==> run a <==
==> flow/design.v <==
`timescale 1ns / 1ps
module fir_7_7(
    input clk,
    input rst,
    input [7:0] weight_data,
    input [2:0] weight_idx,
    input weight_valid,
    output weight_ready,
    input [7:0] input_data,
    input input_valid,
    output input_ready,
    output [15:0] output_data,
    input output_ready,
    output output_valid 
    );
    reg i_ready;
    reg w_ready;
    assign input_ready = i_ready;
    assign weight_ready = w_ready;
    wire [15:0] products [6:0];
    wire [15:0] sums [ 5:0];
    reg [7:0] inputs [6:0];
    reg [7:0] weights [6:0];
    reg [15:0] result;
    assign output_data = result;
    reg output_valid_delay;
    reg output_valid_r;
    assign output_valid = output_valid_r;
    always@(posedge clk)
    begin
        if(input_valid & input_ready)
            output_valid_delay <= 1;
        else
            output_valid_delay <= 0;
        output_valid_r <= output_valid_delay;
    end
    always@(posedge clk)
    begin
        if(rst)
        begin
            inputs[0] <= 0;
            inputs[1] <= 0;
            inputs[2] <= 0;
            inputs[3] <= 0;
            inputs[4] <= 0;
            inputs[5] <= 0;
            inputs[6] <= 0;
            weights[0] <= 0;
            weights[1] <= 0;
            weights[2] <= 0;
            weights[3] <= 0;
            weights[4] <= 0;
            weights[5] <= 0;
            weights[6] <= 0;
            result <= 0;
            i_ready <= 0;
            w_ready <= 0;
        end else begin
            i_ready <= 1;
            w_ready <= 1;
            if(weight_ready & weight_valid)begin
                weights[weight_idx] <= weight_data;
            end
            if(input_valid & input_ready)begin
                inputs[0] <= input_data;
                inputs[1] <= inputs[0];
                inputs[2] <= inputs[1];
                inputs[3] <= inputs[2];
                inputs[4] <= inputs[3];
                inputs[5] <= inputs[4];
                inputs[6] <= inputs[5];
            end
            if(output_valid & output_ready)begin
                result <= sums[5];
            end
        end
    end
    multiplier m0(inputs[0], weights[0], products[0]);
    multiplier m1(inputs[1], weights[1], products[1]);
    multiplier m2(inputs[2], weights[2], products[2]);
    multiplier m3(inputs[3], weights[3], products[3]);
    multiplier m4(inputs[4], weights[4], products[4]);
    multiplier m5(inputs[5], weights[5], products[5]);
    multiplier m6(inputs[6], weights[6], products[6]);
    adder a0(products[0], products[1], sums[0]);
    adder a1(products[2], products[3], sums[1]);
    adder a2(products[4], products[5], sums[2]);
    adder a3(products[6], sums[0], sums[3]);
    adder a4(sums[1], sums[2], sums[4]);
    adder a5(sums[3], sums[4], sums[5]);
endmodule
module adder(
    input [15:0] addend1,
    input [15:0] addend2,
    output [15:0] sum
    );
    assign sum = addend1 + addend2;
endmodule
module multiplier(
    input [7:0] weight_data,
    input [7:0] input_data,
    output [15:0] product
    );
    assign product = weight_data * input_data;
endmodule
==> flow/run.sh <==
#!/bin/bash
# the make line also repeats each setting of config.mk as NAME=value (left out here)
make -C /OpenROAD-flow-scripts/flow DESIGN_CONFIG=/design/flow/config.mk WORK_HOME=/design/flow/orfs CLKGATE_MAP_FILE= finish
==> flow/config.mk <==
export PLATFORM = sky130hd
export DESIGN_NAME = fir_7_7
export DESIGN_NICKNAME = fir_7_7
export VERILOG_FILES = /design/flow/design.v
export SDC_FILE = /design/flow/constraint.sdc
export NUM_CORES = 4
export LEC_CHECK = 0
export ABC_AREA = 1
export CAP_MARGIN = 30
export CORE_ASPECT_RATIO = 1.9
export CORE_MARGIN = 4
export CORE_UTILIZATION = 53
export CTS_CLUSTER_DIAMETER = 372
export GPL_TIMING_DRIVEN = 0
export HOLD_SLACK_MARGIN = 0.3
export MAX_ROUTING_LAYER = met5
export MIN_ROUTING_LAYER = met1
export PLACE_DENSITY_LB_ADDON = 0.2
export SETUP_SLACK_MARGIN = -0.07
export SLEW_MARGIN = 20
export TNS_END_PERCENT = 90
==> flow/constraint.sdc <==
create_clock -name core_clock -period 10.4 [get_ports {clk}]
set_input_delay 2.0800 -clock core_clock [delete_from_list [all_inputs] [get_ports {clk}]]
set_output_delay 2.0800 -clock core_clock [all_outputs]
set_load 0.01 [all_outputs]
==> run b: changes against run a <==
Settings changed: CAP_MARGIN 30 to 10, CORE_ASPECT_RATIO 1.9 to default, CORE_MARGIN 4 to 2, CORE_UTILIZATION 53 to 70, CTS_CLUSTER_DIAMETER 372 to 319, GPL_TIMING_DRIVEN 0 to 1, HOLD_SLACK_MARGIN 0.3 to default, MIN_ROUTING_LAYER met1 to default, PLACE_DENSITY_LB_ADDON 0.2 to default, SETUP_SLACK_MARGIN -0.07 to 0.58, TNS_END_PERCENT 90 to default.
==> flow/constraint.sdc (replaced) <==
create_clock -name core_clock -period 6.37 [get_ports {clk}]
set_input_delay 1.2740 -clock core_clock [delete_from_list [all_inputs] [get_ports {clk}]]
set_output_delay 1.2740 -clock core_clock [all_outputs]
set_load 0.01 [all_outputs]
==> run c: changes against run a <==
Settings changed: CORE_ASPECT_RATIO 1.9 to default, CORE_MARGIN 4 to 8, CORE_UTILIZATION 53 to 50, CTS_CLUSTER_DIAMETER 372 to 319, CTS_CLUSTER_SIZE from default to 98, HOLD_SLACK_MARGIN 0.3 to default, MIN_ROUTING_LAYER met1 to default, PLACE_DENSITY from default to 0.89, PLACE_DENSITY_LB_ADDON 0.2 to default, SETUP_SLACK_MARGIN -0.07 to 0.24.
==> flow/constraint.sdc (replaced) <==
create_clock -name core_clock -period 9.18 [get_ports {clk}]
set_input_delay 1.8360 -clock core_clock [delete_from_list [all_inputs] [get_ports {clk}]]
set_output_delay 1.8360 -clock core_clock [all_outputs]
set_load 0.01 [all_outputs]
==> results.txt <==
Status: failed layout checks
Failed Checks: setup timing
Chip Height: 176 um
Critical path depth: 25
Setup-failing EPs final: 11
Clock buffer count: 17
Worst Setup Slack, final: -0.391 ns
Core area: 29,500 um^2
GR Layer Usage met2: 0.660
Least-Margin Pin Slew: 1.11 ns
Final Core Density: 0.821
Post-Layout Cell Count: 3,156
[end of results for run b]
==> results.txt <==
Worst Setup Slack, final: 1.51 ns
GR Layer Usage met2: 0.394
Chip Height: 220 um
Power Density: 131 nW/um^2
Critical path depth: 27
Unrepaired setup endpoints after global routing: no
GR peak layer: met2
Status: timing/DRC/antenna clean
Core area: 40,900 um^2
Least-Margin Pin Slew: 1.01 ns
Post-Layout Cell Count: 3,198
[end of results for run c]
==> results.txt <==
Least-Margin Pin Slew: 0.841 ns
Worst Setup Slack, final: 2.87 ns
Setup-failing EPs final: 0
Core area: 38,600 um^2
Status: timing/DRC/antenna clean
GR Layer Usage met2: 0.545
Chip Height: 281 um
Post-Layout Cell Count: 3,170
Clock buffer count: 17
Final Core Density: 0.581
Critical path depth: 25
[end of results for run a]

========
==> inputs of build 48 <==
RTL: the design.v shown in full above, as it stands there.
make LEC_CHECK=0 ABC_AREA=1 CAP_MARGIN=20 CORE_ASPECT_RATIO=1.91 CORE_MARGIN=2 CORE_UTILIZATION=40 CTS_CLUSTER_DIAMETER=235 CTS_CLUSTER_SIZE=60 PLACE_DENSITY=0.63 SLEW_MARGIN=5 finish   # period 8.0 ns
run.sh (not shown) runs the stock make flow with config.mk's settings and CLKGATE_MAP_FILE=.
==> inputs of trial 91, as changes to build 48 <==
- ABC_AREA: 1 -> default
- CORE_ASPECT_RATIO: 1.91 -> default
- CORE_UTILIZATION: 40 -> 59
- CTS_CLUSTER_DIAMETER: 235 -> default
- CTS_CLUSTER_SIZE: 60 -> default
- PLACE_DENSITY: 0.63 -> default
- SETUP_SLACK_MARGIN: default -> 1.43
- SLEW_MARGIN: 5 -> 20
==> flow/constraint.sdc (replaced) <==
create_clock -name core_clock -period 5.78 [get_ports {clk}]
set_input_delay 1.1560 -clock core_clock [delete_from_list [all_inputs] [get_ports {clk}]]
set_output_delay 1.1560 -clock core_clock [all_outputs]
set_load 0.01 [all_outputs]
==> inputs of build 31, as changes to build 48 <==
- ABC_AREA: 1 -> default
- CORE_ASPECT_RATIO: 1.91 -> default
- CORE_UTILIZATION: 40 -> 9
- CTS_CLUSTER_DIAMETER: 235 -> default
- CTS_CLUSTER_SIZE: 60 -> default
- PLACE_DENSITY: 0.63 -> default
- SLEW_MARGIN: 5 -> 20
==> flow/constraint.sdc (replaced) <==
create_clock -name core_clock -period 9.52 [get_ports {clk}]
set_input_delay 1.9040 -clock core_clock [delete_from_list [all_inputs] [get_ports {clk}]]
set_output_delay 1.9040 -clock core_clock [all_outputs]
set_load 0.01 [all_outputs]
==> results <==
metric	build 31	build 48	trial 91
Count of filler cells inserted in the layout	25200	5207	2748
Antenna fix cells	2	0	0
Share of the final layout cell area in sequential cells	0.1275	0.1396	0.1333
Iteration count of the initial detailed-routing pass	7	5	5
Global routing met1 resource utilization	0.06921	0.2411	0.4597
Worst path bufs/invs	7	8	7
Total placed instance area	23750 um^2	21610 um^2	22390 um^2
Routed wire length per instance	11.50 um	19.95 um	19.56 um
Fraction of power spent switching nets	0.2973	0.4533	0.2604
Clock transition at the registers of the reported paths	70 ps	60 ps	60 ps
Met1 WL	25670 um	21000 um	23760 um
Overall Global Routing Usage	0.05438	0.2492	0.3330
Number of non-clock inverters	507	844	507
Routability congestion estimate from global placement	0.8791	1.052	0.9231
Register-to-register setup slack	2080 ps	680 ps	-1150 ps
Outcome	complete, no violations	complete, no violations	complete, but fails checks
Reasons for failing layout checks	-	-	negative setup slack
Number of warnings in the stage logs	26	26	31

========
==> indigo <==
RTL: the design.v shown in full above, as it stands there.
Settings: LEC_CHECK=0, CAP_MARGIN=20, CORE_ASPECT_RATIO=0.5, CORE_MARGIN=2, CORE_UTILIZATION=28, CTS_CLUSTER_DIAMETER=178, CTS_CLUSTER_SIZE=98, PLACE_DENSITY=0.4, SETUP_SLACK_MARGIN=-0.76, SLEW_MARGIN=0; clock period 8.0 ns.
==> tundra (differences from indigo) <==
--- a/flow/config.mk
+++ b/flow/config.mk
@@ -8,5 +8,5 @@
 export CAP_MARGIN = 20
-export CORE_ASPECT_RATIO = 0.5
+export CELL_PAD_IN_SITES_DETAIL_PLACEMENT = 1
 export CORE_MARGIN = 2
-export CORE_UTILIZATION = 28
+export CORE_UTILIZATION = 47
 export CTS_CLUSTER_DIAMETER = 178
@@ -15,2 +15,2 @@
 export SETUP_SLACK_MARGIN = -0.76
-export SLEW_MARGIN = 0
+export SLEW_MARGIN = 40
==> juniper (differences from indigo) <==
==> flow/config.mk (replaced) <==
export PLATFORM = sky130hd
export DESIGN_NAME = fir_7_7
export DESIGN_NICKNAME = fir_7_7
export VERILOG_FILES = /design/flow/design.v
export SDC_FILE = /design/flow/constraint.sdc
export NUM_CORES = 4
export LEC_CHECK = 0
export CAP_MARGIN = 20
export CORE_MARGIN = 2
export CORE_UTILIZATION = 61
export CTS_CLUSTER_SIZE = 76
export HOLD_SLACK_MARGIN = -0.05
export MAX_ROUTING_LAYER = met4
export PLACE_DENSITY_LB_ADDON = 0.08
export SLEW_MARGIN = 30
==> flow_summary_export.csv <==
group,metric,value,unit
status,status,"timing/DRC/antenna clean",
critical_path,crit_chain,"and2_1, fa_1, inv_1, fa_1, fa_1, fa_1, inv_1, fa_1, fa_1, fa_1, fa_1, inv_1, fa_1, inv_1, ha_1, a21o_1, a21oi_1, o211ai_1, a31o_2, a21oi_1, mux2_2",
routing,met1_length,34.8,mm
critical_path,worstPathRequired,8.37,ns
finish,utilization,31.2,%
power_and_ir_drop,pg_clk,835,uW
routing,via_per_inst,4.31,
grt,grt_pass1_wl,97.9,mm
critical_path,arrival,7.80,ns
sta,whs,0.332,ns
critical_path,critPathSlowestCell,"fa_1",
floorplan,core,70600,um2
-- figures above: indigo

==> flow_summary_export.csv <==
group,metric,value,unit
status,status,"timing/DRC/antenna clean",
finish,utilization,51.4,%
power_and_ir_drop,switching_power,504,uW
critical_path,critPathSlowestCell,"dfxtp_1",
routing,via_per_inst,5.08,
sta,whs,0.326,ns
clocking,cts_resized,0,
critical_path,path_class,"reg2reg",
floorplan,core,41900,um2
flow_run,maxCapViolCount,0,
critical_path,worstPathRequired,8.38,ns
power_and_ir_drop,pg_clk,805,uW
clocking,clkLatencyLatePin,0.50,ns
grt,grt_pass1_wl,95.7,mm
critical_path,arrival,7.94,ns
-- figures above: tundra

==> flow_summary_export.csv <==
group,metric,value,unit
finish,n_clock_buffer,19,
floorplan,core,32300,um2
critical_path,ff2ff_path_depth,21,
sta,setup_viol,0,
grt,grt_use_met3,5.02,%
critical_path,cp_common_cell,"fa_1",
critical_path,crit_chain,"and2_1, fa_1, inv_1, fa_1, fa_1, fa_1, inv_1, fa_1, fa_1, fa_1, fa_1, inv_1, fa_1, inv_1, ha_1, a21o_1, a21oi_1, o211ai_1, a31o_2, a21oi_1, mux2_2",
routing,via_per_inst,5.36,
critical_path,cp_top_family,"adder cells",
clocking,post_cts_buffers,0,
sta,whs,0.325,ns
power_and_ir_drop,pg_clk,917,uW
critical_path,worstPathRequired,8.33,ns
finish,utilization,66.2,%
finish,bufAreaShareNonClock,2.61,%
critical_path,arrival,7.73,ns
status,status,"timing/DRC/antenna clean",
routing,met1_length,23.1,mm
grt,grt_pass1_wl,85.8,mm
-- figures above: juniper


========
==> inputs of 09-09 <==
RTL: the design.v shown in full above, as it stands there.
export LEC_CHECK = 0
export CAP_MARGIN = 20
export CORE_MARGIN = 2
export CORE_UTILIZATION = 29
export SLEW_MARGIN = 20
create_clock -name core_clock -period 7.51 [get_ports {clk}]
==> inputs of 02-19, as changes to 09-09 <==
Settings changed: ABC_AREA from default to 1, CORE_UTILIZATION 29 to 70, CTS_CLUSTER_DIAMETER from default to 228, HOLD_SLACK_MARGIN from default to -0.08, SETUP_SLACK_MARGIN from default to 1.08, TNS_END_PERCENT from default to 5.
==> flow/constraint.sdc (replaced) <==
create_clock -name core_clock -period 4.17 [get_ports {clk}]
set_input_delay 0.8340 -clock core_clock [delete_from_list [all_inputs] [get_ports {clk}]]
set_output_delay 0.8340 -clock core_clock [all_outputs]
set_load 0.01 [all_outputs]
==> inputs of 06-15, as changes to 09-09 <==
Settings changed: ABC_AREA from default to 0, CORE_ASPECT_RATIO from default to 1.33, CORE_UTILIZATION 29 to 72, CTS_CLUSTER_DIAMETER from default to 209, CTS_CLUSTER_SIZE from default to 99, SETUP_SLACK_MARGIN from default to 1.18, TNS_END_PERCENT from default to 10.
==> flow/constraint.sdc (replaced) <==
create_clock -name core_clock -period 4.17 [get_ports {clk}]
set_input_delay 0.8340 -clock core_clock [delete_from_list [all_inputs] [get_ports {clk}]]
set_output_delay 0.8340 -clock core_clock [all_outputs]
set_load 0.01 [all_outputs]
==> out/results.md <==
| Group | Parameter | This run |
|:---|:---|:---|
| run status | Result of the run | complete, but fails checks |
| run status | SO Faults | negative setup slack |
| grt | Global Route met2 Usage | 63.38% |
| logic synthesis | Post-synth design cell area | 0.02081 mm2 |
| detailed routing | Total routed wire length on the met1 layer | 22.23 mm |
| timing | Total negative slack for setup checks | -31690 ps |
| timing | Final setup violation count | 15 |
| pwr | Leakage power of the design | 14.45 nW |
| timing | Fin worst setup slack | -2554 ps |
| floorplan | Chip width | 176.4 um |
[end of results for 02-19]
==> out/results.md <==
| Group | Parameter | This run |
|:---|:---|:---|
| run status | Result of the run | finished clean |
| detailed routing | Total routed wire length on the met1 layer | 24.24 mm |
| pwr | Power share of the sequential group | 41.1% |
| logic synthesis | Post-synth design cell area | 0.01988 mm2 |
| grt | Global Route met2 Usage | 26.04% |
| timing | Total negative slack for setup checks | 0 ps |
| critical path | Arrival @ worst endpoint | 7580 ps |
| pwr | Leakage power of the design | 10.86 nW |
| floorplan | Chip width | 265.8 um |
| timing | Fin worst setup slack | 309.9 ps |
| timing | Final setup violation count | 0 |
[end of results for 09-09]
==> out/results.md <==
| Group | Parameter | This run |
|:---|:---|:---|
| logic synthesis | Top cells, area | sky130_fd_sc_hd__fa_1 40%, sky130_fd_sc_hd__ha_1 12%, sky130_fd_sc_hd__inv_1 9.6% |
| logic synthesis | Post-synth design cell area | 0.01988 mm2 |
| logic synthesis | Async set or reset register ratio after synthesis | 0% |
| detailed routing | Detailed route wirelength on metal2 | 27.86 mm |
| run status | SO Faults | negative setup slack |
| timing | Final setup violation count | 14 |
| timing | Fin worst setup slack | -2787 ps |
| detailed routing | Total routed wire length on the met1 layer | 20.29 mm |
| grt | Global Route met2 Usage | 69.62% |
| run status | Result of the run | complete, but fails checks |
| floorplan | Chip width | 148.1 um |
[end of results for 06-15]
Power figures rest on the tool's default switching activity, not on a simulated workload.
